== oak ==
==> flow/design.v (excerpt) <==
module BobTop (
	clock,
	reset,
	rx,
	runway_override,
	emergency_override,
	tx,
	framing_error,
	runway_active,
	emergency,
	receiving,
	sending
);
make LEC_CHECK=0 ABC_AREA=1 CAP_MARGIN=20 CELL_PAD_IN_SITES_DETAIL_PLACEMENT=0 CELL_PAD_IN_SITES_GLOBAL_PLACEMENT=0 CORE_MARGIN=4 CORE_UTILIZATION=39 CTS_CLUSTER_DIAMETER=359 GPL_TIMING_DRIVEN=1 HOLD_SLACK_MARGIN=0.21 MAX_ROUTING_LAYER=met4 PLACE_DENSITY_LB_ADDON=0.19 SETUP_SLACK_MARGIN=1.33 SLEW_MARGIN=20 TNS_END_PERCENT=30 finish   # period 14.4 ns
run.sh (not shown) runs the stock make flow with config.mk's settings and CLKGATE_MAP_FILE=.
oak was carried through to the last stage, and its layout satisfied the timing, design-rule and antenna checks.
Setup changes, oak to pine
- a deleted GPL_TIMING_DRIVEN that had been 1
- a deleted ABC_AREA that had been 1
- a deleted TNS_END_PERCENT that had been 30
- a deleted CELL_PAD_IN_SITES_DETAIL_PLACEMENT that had been 0
- a deleted PLACE_DENSITY_LB_ADDON that had been 0.19
- a deleted MAX_ROUTING_LAYER that had been met4
- a deleted SETUP_SLACK_MARGIN that had been 1.33
- a change of CORE_MARGIN from 4 to 2
- a deleted CELL_PAD_IN_SITES_GLOBAL_PLACEMENT that had been 0
- a deleted CTS_CLUSTER_DIAMETER that had been 359
- a change of CORE_UTILIZATION from 39 to 27
- a deleted HOLD_SLACK_MARGIN that had been 0.21
- a change of the clock period (ns, I/O delays scaled along) from 14.4 to 17.7
## What came out
Any difference in worst hold margin between oak and pine is small enough to ignore.
In the tables for pine and oak, switching power total reads higher with pine.
In pine, the met1 routing resource usage after global routing came out 10 points below the value in oak.
NOTE final-layout clock buffer total oak->pine increased by a few percent
Compared with oak, pine shows synthesized area lower by about 1.8%.
diff inputs: pine => birch
- CORE_UTILIZATION now 19, was 27
- the clock period (ns, I/O delays scaled along) now 50.7, was 17.7
### Flow results
The fraction of area in non-clock buffers on pine is in line with that on birch. Delta(number of violations reported at the end of detailed-routing iteration 0, birch - pine) < 0. birch against pine: logic gate fraction of the total cell area decreased 1.1 points; total nets after synthesis essentially unchanged; final cell count increased 340; logic gate share of total power essentially unchanged; setup slack increased 19830 ps. birch ended with every stage complete and zero timing, DRC or antenna violations.
## Diff of input files: maple against birch
- CORE_UTILIZATION: 19 -> 58
- TNS_END_PERCENT: unset -> 5
- HOLD_SLACK_MARGIN: unset -> -0.08
- the clock period (ns, I/O delays scaled along): 50.7 -> 24.2
Results
Worst clock skew on the final layout | maple above birch
Delta (maple minus birch): final-layout non-clock buffer area share ~0 delta; overall power after layout +about 100%; overall routing resource usage +16 points.
Changes observed in maple relative to birch: number of buffers outside the clock class in the layout dropped 7.1%, final wirelength -about 3.7%, global routing usage on met3 increased by 1.5 points relative to the old numbers.
When maple is measured against birch, its worst hold slack turns out 18 ps lower.
Looking at data required time of the critical path, maple sits 21200 ps lower than birch does.
The run showing the smaller number of fill cells in the layout is maple.
maple reports a higher combinational share of power than birch does.
Input changes introduced in cedar (baseline for comparison: maple):
- TNS_END_PERCENT: 5 -> unset
- CORE_UTILIZATION: 58 -> 45
- HOLD_SLACK_MARGIN: -0.08 -> unset
- the clock period (ns, I/O delays scaled along): 24.2 -> 40.0
[summary]
Per the comparison of cedar with maple, remaining global-route overflow saw little to no change, final instance area saw an increase. Taking maple as the reference, in cedar placeable core region higher; final critical-path setup slack higher; total track usage lower.

* * *

BobTop again, from the RTL that the note above started with.
Settings: LEC_CHECK=0, CAP_MARGIN=30, CELL_PAD_IN_SITES_DETAIL_PLACEMENT=2, CORE_ASPECT_RATIO=1.65, CORE_MARGIN=4, CORE_UTILIZATION=28, CTS_CLUSTER_DIAMETER=338, GPL_TIMING_DRIVEN=0, HOLD_SLACK_MARGIN=0.14, MAX_ROUTING_LAYER=met4, PLACE_DENSITY_LB_ADDON=0.21, SLEW_MARGIN=25, TNS_END_PERCENT=25; clock period 19.5 ns.
Then changed:
CORE_ASPECT_RATIO = unset   (was 1.65)
HOLD_SLACK_MARGIN = 0.01   (was 0.14)
PLACE_DENSITY = 0.83   (was unset)
PLACE_DENSITY_LB_ADDON = unset   (was 0.21)
Result: The new run ran to the end with no violations. Sequential share of layout area goes down by 0.65 points. Synthesized cell count does not change. Worst hold slack got worse by 0.027 ns. Worst setup slack got worse by 0.15 ns. Area after synthesis is unchanged. Routed wire length is higher by well over a third. Sequential cell count does not change. Count of clock-buffer cells in the layout went up by 5. Power went up by roughly a tenth. Final cell count is higher slightly. Critical path depth does not change.

* * *

== run A ==
BobTop again, from the RTL that the note above started with.
clock: 9.82 ns
lec_check: 0
abc_area: 1
cap_margin: 0
core_aspect_ratio: 0.89
core_margin: 2
core_utilization: 72
cts_cluster_size: 14
place_density_lb_addon: 0.02
setup_slack_margin: 2.86
slew_margin: 5
> inputs changed (run A -> run B)
- a change of CAP_MARGIN from 0 to 40
- a change of SETUP_SLACK_MARGIN from 2.86 to 2.8
- a change of PLACE_DENSITY_LB_ADDON from 0.02 to 0.14
- a change of SLEW_MARGIN from 5 to 20
- a deleted CORE_ASPECT_RATIO that had been 0.89
As far as number of clock sinks seen by CTS goes, run B and run A are indistinguishable; the numbers are identical. Run B has met3 track demand over resource above what run A had. Re final-layout non-clock buffer area share: run B is 0.16 points up on run A.
diff inputs: run B => run C
- CAP_MARGIN changed from 40 to 0
- SETUP_SLACK_MARGIN changed from 2.8 to 2.67
- CORE_ASPECT_RATIO newly set to 0.89
- PLACE_DENSITY_LB_ADDON changed from 0.14 to 0.15
--- outcome ---
Run C ends up with higher final cycle utilization of the critical path than run B does. Relative to run B, run C degrades cell-internal power. Portion of the layout cell area used by non-clock buffers in run C is 0.26 points below run B. Compared with run B, run C shows clock share of power higher by 0.5 points. Total power after layout: run C > run B.
For run D, these inputs were changed with respect to run C:
- CAP_MARGIN changed from 0 to 20
- CTS_CLUSTER_SIZE removed (was 14)
- SETUP_SLACK_MARGIN changed from 2.67 to 2.91
- CORE_ASPECT_RATIO removed (was 0.89)
- CTS_CLUSTER_DIAMETER newly set to 151
- PLACE_DENSITY_LB_ADDON removed (was 0.15)
==> results <==
Run D was carried through to the last stage, and its layout satisfied the timing, design-rule and antenna checks.
Against run C as the reference, run D delivers a lower area overhead of the layout relative to synthesis.
Looking at final critical delay including setup and external delays across run D and run C, the one that comes out higher is run C.
Going from run C to run D, largest stage delay on the critical path roughly the same, HPWL reported at the end of detailed placement decreased 780 um.
For run E, these inputs were changed with respect to run D:
- a change of CAP_MARGIN from 20 to 35
- an added PLACE_DENSITY_LB_ADDON of 0.2
- an added CTS_CLUSTER_SIZE of 10
- an added CORE_ASPECT_RATIO of 0.69
- an added HOLD_SLACK_MARGIN of 0.27
- For sequential share of layout area, run D and run E come out practically identical.
- The higher switching power share of the total of run D and run E is in run E.
- In terms of endpoint required time on the critical path, run D and run E differ only marginally.
- Status: final cycle utilization of the critical path parity (run D, run E)
- | worst setup slack | run D vs run E | ≈ equal |
- Of run D and run E, the higher insertion delay at the late pin of the worst-skew pair belongs to run D.
- Run E vs run D — number of DRC violations after detailed-routing iteration 0 rose 610.
- Run E against run D; clock-buffer cell count is up by more than a quarter.
- Re synthesized cell count: no difference whatsoever between run D and run E.
Power figures rest on the tool's default switching activity, not on a simulated workload.
